==> run a <==
// URP_PCIE_RX_DATA_LINK_LAYER
module URP_PCIE_RX_DATA_LINK_LAYER (
    input   logic                   clk,
    input   logic                   rst_n,
    input   logic   [267:0]         tlp_data_i,  
    input   logic                   tlp_data_valid_i,  
    output  logic                   tlp_data_ready_o,  
    output  logic   [31:0]          dllp_o,  
    output  logic                   dllp_valid_o,  
    input   logic                   dllp_read_i,  
    output  logic   [223:0]         tlp_data_o,  
    output  logic                   tlp_data_valid_o,  
    input   logic                   tlp_data_ready_i  
);
make LEC_CHECK=0 ABC_AREA=1 CAP_MARGIN=20 CORE_MARGIN=2 CORE_UTILIZATION=72 CTS_CLUSTER_DIAMETER=398 CTS_CLUSTER_SIZE=45 MAX_ROUTING_LAYER=met4 PLACE_DENSITY=0.95 SLEW_MARGIN=40 finish   # period 29.0 ns
run.sh (not shown) runs the stock make flow with config.mk's settings and CLKGATE_MAP_FILE=.
==> inputs of run b, as changes to run a <==
Settings changed: CORE_UTILIZATION 72 to 53, CTS_CLUSTER_DIAMETER 398 to unset, CTS_CLUSTER_SIZE 45 to unset, HOLD_SLACK_MARGIN set to 0.05, MAX_ROUTING_LAYER met4 to unset, PLACE_DENSITY 0.95 to 0.54, SLEW_MARGIN 40 to 20.
==> inputs of run c, as changes to run a <==
Settings changed: CELL_PAD_IN_SITES_DETAIL_PLACEMENT set to 1, CORE_MARGIN 2 to 3, CORE_UTILIZATION 72 to 53, CTS_CLUSTER_DIAMETER 398 to unset, CTS_CLUSTER_SIZE 45 to 47, HOLD_SLACK_MARGIN set to 0.3, MAX_ROUTING_LAYER met4 to unset, MIN_ROUTING_LAYER set to met2, PLACE_DENSITY 0.95 to unset, PLACE_DENSITY_LB_ADDON set to 0.02, SLEW_MARGIN 40 to 10, TNS_END_PERCENT set to 95.
==> results <==
- Run c ended with an error in detailed placement (3_5_place_dp) on DPL-0033. Run b finished but failed the layout checks on setup timing. Run a stopped in detailed placement (3_5_place_dp) on DPL-0038.
- Area after synthesis is the same in run a and run b.
- Synthesized cell count is the same in run c and run a.
- Die area: run b is higher than run a (about 35%).

---

==> exp/ember: inputs <==
URP_PCIE_RX_DATA_LINK_LAYER again, from the RTL that the note above started with.
make LEC_CHECK=0 CAP_MARGIN=35 CORE_MARGIN=2 CORE_UTILIZATION=58 CTS_CLUSTER_DIAMETER=270 HOLD_SLACK_MARGIN=0.3 SETUP_SLACK_MARGIN=-1.63 SLEW_MARGIN=20 TNS_END_PERCENT=5 finish   # period 21.1 ns
==> exp/raven (differences from exp/ember) <==
Settings changed: CAP_MARGIN 35 to 15, CORE_UTILIZATION 58 to 71, CTS_CLUSTER_DIAMETER 270 to default, CTS_CLUSTER_SIZE from default to 60, HOLD_SLACK_MARGIN 0.3 to default, MAX_ROUTING_LAYER from default to met4, SETUP_SLACK_MARGIN -1.63 to default, TNS_END_PERCENT 5 to default.
==> flow/constraint.sdc (replaced) <==
create_clock -name core_clock -period 27.2 [get_ports {clk}]
set_input_delay 5.4400 -clock core_clock [delete_from_list [all_inputs] [get_ports {clk}]]
set_output_delay 5.4400 -clock core_clock [all_outputs]
set_load 0.01 [all_outputs]
==> results <==
| quantity | exp/ember | exp/raven |
|---|---|---|
| Number of gates given a new drive strength after cts | 87 | 168 |
| Area fraction in and, or, nand and nor cells | 8.318% | 8.318% |
| Core Rows | 92 | 83 |
| Width of the die | 255.2 um | 231.0 um |
| Core Density at Floorplan | 58.33% | 71.63% |
| Std-Cell Core Area | 0.06274 mm^2 | 0.05109 mm^2 |
| Root Driver | sky130_fd_sc_hd__clkbuf_16 | sky130_fd_sc_hd__clkbuf_16 |
| Weighted congestion reported at the end of routability-driven placement | 0.9988 | 1.021 |
| Status | finished with violations | did not finish |
| Stage where the flow stopped | - | global routing |
| Violated checks | negative setup slack | - |
| Total die area | 0.06512 mm^2 | 0.05338 mm^2 |
| Setup slack after placement | -3586 ps | -1024 ps |
| Die height | 255.2 um | 231.0 um |
| HPWL after DPL | 103.2 mm | 107.5 mm |
| Cell Area, Placed | 0.05093 mm^2 | 0.04708 mm^2 |
| Number of top-level pins | 532 | 532 |
| Setup bufs post-CTS | 13 | 17 |
| Net count after synthesis | 3237 | 3237 |
| Cell count after placement | 5270 | 4692 |

---

==> fjord <==
==> flow/design.v <==
module URP_PCIE_CRC32_GEN
#(
    parameter   DATA_WIDTH              = 224,
    parameter   CRC_WIDTH               = 32
)
(
    input   wire    [DATA_WIDTH-1:0]    data_i,
    output  logic   [CRC_WIDTH-1:0]     checksum_o
);
    logic           [DATA_WIDTH-1:0]    dividend;
    logic           [CRC_WIDTH-1:0]     crc_temp;
    always_comb begin
        dividend                            = data_i;
        crc_temp                            = 32'h00000000;
        for (int unsigned i = 0; i < DATA_WIDTH; i = i + 1) begin
            if (crc_temp[CRC_WIDTH-1] != dividend[DATA_WIDTH-1]) begin
                crc_temp                        = (crc_temp << 1) ^ 32'h814141AB;
            end 
            else begin
                crc_temp                        = crc_temp << 1;
            end
            dividend                            = dividend << 1;
        end
    end
    assign  checksum_o                  = crc_temp;   
endmodule
module URP_PCIE_RX_DATA_LINK_LAYER (
    input   logic                   clk,
    input   logic                   rst_n,
    input   logic   [267:0]         tlp_data_i,  
    input   logic                   tlp_data_valid_i,  
    output  logic                   tlp_data_ready_o,  
    output  logic   [31:0]          dllp_o,  
    output  logic                   dllp_valid_o,  
    input   logic                   dllp_read_i,  
    output  logic   [223:0]         tlp_data_o,  
    output  logic                   tlp_data_valid_o,  
    input   logic                   tlp_data_ready_i  
);
    logic [31:0]                lcrc_computed;       
    logic [31:0]                lcrc_received;       
    logic                       lcrc_valid;          
    logic [11:0]                sequence_number;     
    logic [11:0]                sequence_expected;   
    logic                       nak_scheduled_flag; 
    logic                       ack_scheduled_flag;
    logic [31:0]                dllp_data_gen;       
    logic lcrc_valid_o;
    logic [267:0] tlp_data_with_crc;
    logic [235:0] tlp_data_no_crc;
    logic [223:0] tlp_data_reg;
    logic valid;
    URP_PCIE_CRC32_GEN #(
        .DATA_WIDTH(236),   
        .CRC_WIDTH(32)      
    ) lcrc_gen (
        .data_i(tlp_data_i[267:32]),  
        .checksum_o(lcrc_computed)                     
    );
    always_comb begin
        lcrc_valid = 1'b1;
        lcrc_received = tlp_data_i[31:0];   
        if (lcrc_computed == lcrc_received) begin
            lcrc_valid = 1'b1;  
        end else begin
            lcrc_valid = 1'b0;
        end
    end
    always_ff @(posedge clk or negedge rst_n) begin
        if (!rst_n) begin
            sequence_expected <= 12'b0;   
            ack_scheduled_flag <= 1'b0;  
            nak_scheduled_flag <= 1'b0;  
            tlp_data_reg <= 223'b0;
            valid <= 1'b0;
            sequence_number <= 12'b0;
        end else if ( tlp_data_valid_i == lcrc_valid ) begin
            sequence_number = tlp_data_i[267:256];  
            if (sequence_number > sequence_expected) begin
                nak_scheduled_flag <= 1'b1;   
                ack_scheduled_flag <= 1'b0;   
                valid <= 1'b0;
            end else if (sequence_number < sequence_expected) begin
                nak_scheduled_flag <= 1'b0;   
                ack_scheduled_flag <= 1'b1;   
                valid <= 1'b1;
            end else if(sequence_number == sequence_expected) begin  
                tlp_data_reg <= tlp_data_i[255:32];
                valid <= 1'b1;
                sequence_expected <= sequence_expected + 1;  
            end
        end
    end
    always_ff @(posedge clk or negedge rst_n) begin
        if (!rst_n) begin
            dllp_data_gen <= 32'd0;
            dllp_valid_o <= 1'b0;
        end else if (tlp_data_valid_i && lcrc_valid) begin
            if (ack_scheduled_flag) begin  
                dllp_data_gen <= {20'b0,sequence_expected-1};  
                dllp_valid_o <= 1'b1;  
            end else if (nak_scheduled_flag) begin  
                dllp_data_gen <= {3'b0, 1'b1, 16'b0, sequence_expected};  
                dllp_valid_o <= 1'b1;  
            end else begin  
                dllp_valid_o <= 1'b0;  
            end
        end
    end
    assign tlp_data_o = tlp_data_reg;   
    assign tlp_data_valid_o = tlp_data_valid_i && lcrc_valid && valid;  
    assign tlp_data_ready_o = tlp_data_ready_i;  
    assign dllp_o = dllp_data_gen;
endmodule
==> flow/run.sh <==
#!/bin/bash
# the make line also repeats each setting of config.mk as NAME=value (left out here)
make -C /OpenROAD-flow-scripts/flow DESIGN_CONFIG=/design/flow/config.mk WORK_HOME=/design/flow/orfs CLKGATE_MAP_FILE= finish
==> flow/config.mk <==
export PLATFORM = sky130hd
export DESIGN_NAME = URP_PCIE_RX_DATA_LINK_LAYER
export DESIGN_NICKNAME = URP_PCIE_RX_DATA_LINK_LAYER
export VERILOG_FILES = /design/flow/design.v
export SDC_FILE = /design/flow/constraint.sdc
export NUM_CORES = 4
export LEC_CHECK = 0
export CAP_MARGIN = 5
export CORE_MARGIN = 2
export CORE_UTILIZATION = 72
export CTS_CLUSTER_DIAMETER = 95
export CTS_CLUSTER_SIZE = 62
export PLACE_DENSITY_LB_ADDON = 0.18
export SETUP_SLACK_MARGIN = 4.29
export SLEW_MARGIN = 20
==> flow/constraint.sdc <==
create_clock -name core_clock -period 14.9 [get_ports {clk}]
set_input_delay 2.9800 -clock core_clock [delete_from_list [all_inputs] [get_ports {clk}]]
set_output_delay 2.9800 -clock core_clock [all_outputs]
set_load 0.01 [all_outputs]
==> inputs of garnet, as changes to fjord <==
Settings changed: CAP_MARGIN 5 to 20, CORE_UTILIZATION 72 to 66, CTS_CLUSTER_DIAMETER 95 to default, CTS_CLUSTER_SIZE 62 to 43, PLACE_DENSITY_LB_ADDON 0.18 to default, SETUP_SLACK_MARGIN 4.29 to -1.48.
==> flow/constraint.sdc (replaced) <==
create_clock -name core_clock -period 23.3 [get_ports {clk}]
set_input_delay 4.6600 -clock core_clock [delete_from_list [all_inputs] [get_ports {clk}]]
set_output_delay 4.6600 -clock core_clock [all_outputs]
set_load 0.01 [all_outputs]
==> inputs of harbor, as changes to fjord <==
Settings changed: CAP_MARGIN 5 to 20, CORE_UTILIZATION 72 to 58, CTS_CLUSTER_DIAMETER 95 to default, CTS_CLUSTER_SIZE 62 to default, PLACE_DENSITY_LB_ADDON 0.18 to default, SETUP_SLACK_MARGIN 4.29 to 0.34.
==> flow/constraint.sdc (replaced) <==
create_clock -name core_clock -period 22.5 [get_ports {clk}]
set_input_delay 4.5000 -clock core_clock [delete_from_list [all_inputs] [get_ports {clk}]]
set_output_delay 4.5000 -clock core_clock [all_outputs]
set_load 0.01 [all_outputs]
==> inputs of amber, as changes to fjord <==
Settings changed: ABC_AREA from default to 1, CAP_MARGIN 5 to 25, CELL_PAD_IN_SITES_DETAIL_PLACEMENT from default to 2, CELL_PAD_IN_SITES_GLOBAL_PLACEMENT from default to 3, CORE_MARGIN 2 to 10, CORE_UTILIZATION 72 to 22, CTS_CLUSTER_DIAMETER 95 to default, CTS_CLUSTER_SIZE 62 to 14, GPL_ROUTABILITY_DRIVEN from default to 0, GPL_TIMING_DRIVEN from default to 1, MAX_ROUTING_LAYER from default to met4, PLACE_DENSITY_LB_ADDON 0.18 to 0.01, SETUP_SLACK_MARGIN 4.29 to default.
==> flow/constraint.sdc (replaced) <==
create_clock -name core_clock -period 29.0 [get_ports {clk}]
set_input_delay 5.8000 -clock core_clock [delete_from_list [all_inputs] [get_ports {clk}]]
set_output_delay 5.8000 -clock core_clock [all_outputs]
set_load 0.01 [all_outputs]
==> summary of the runs <==
Cell count: harbor is lower than amber (38%). Clock skew: amber is lower than harbor (0.0026 ns). amber finished but fails on negative setup slack. garnet ended with an error in 5_1_grt with GRT-0116. fjord failed in 3_5_place_dp. harbor completed and failed the layout checks on negative setup slack. Against harbor, the register-to-register slack of amber is better by 6.6 ns. Synthesized cell count is the same in garnet and harbor. Of amber and harbor, amber has the higher via count (gap 24%, measured against harbor). Of amber and harbor, harbor has the higher sequential share of layout area (gap 2.2 points).
==> figures <==
DP HPWL: amber 151000 um; fjord -; garnet 113000 um; harbor 103000 um
Endpoint type of the worst setup path: amber output pin; fjord -; garnet -; harbor output pin
Combined area of all synthesized cells: amber 36300 sq um; fjord 36600 sq um; garnet 36600 sq um; harbor 36600 sq um
Final cell count without fillers: amber 8581; fjord -; garnet -; harbor 5308
Run status: amber finished with violations; fjord aborted with a tool error; garnet aborted with a tool error; harbor finished with violations
Last stage reached: amber -; fjord 3_5_place_dp; garnet 5_1_grt; harbor -
Violated checks: amber negative setup slack; fjord -; garnet -; harbor negative setup slack
Post-DR wirelength/cell: amber 22.2 um; fjord -; garnet -; harbor 23.2 um
Count of cell instances traversed by the critical path: amber 227; fjord -; garnet -; harbor 45
Worst hold slack: amber 0.476 ns; fjord -; garnet -; harbor 0.471 ns
Cell seen most often among critical-path stages: amber sky130_fd_sc_hd__nand2_4; fjord -; garnet -; harbor sky130_fd_sc_hd__xnor3_2
Max stage delay on crit path: amber 0.32 ns; fjord -; garnet -; harbor 0.58 ns
Number of maximum-capacitance constraint violations: amber 0; fjord -; garnet -; harbor 0
Multi-input gate count: amber 3520; fjord -; garnet -; harbor 2581
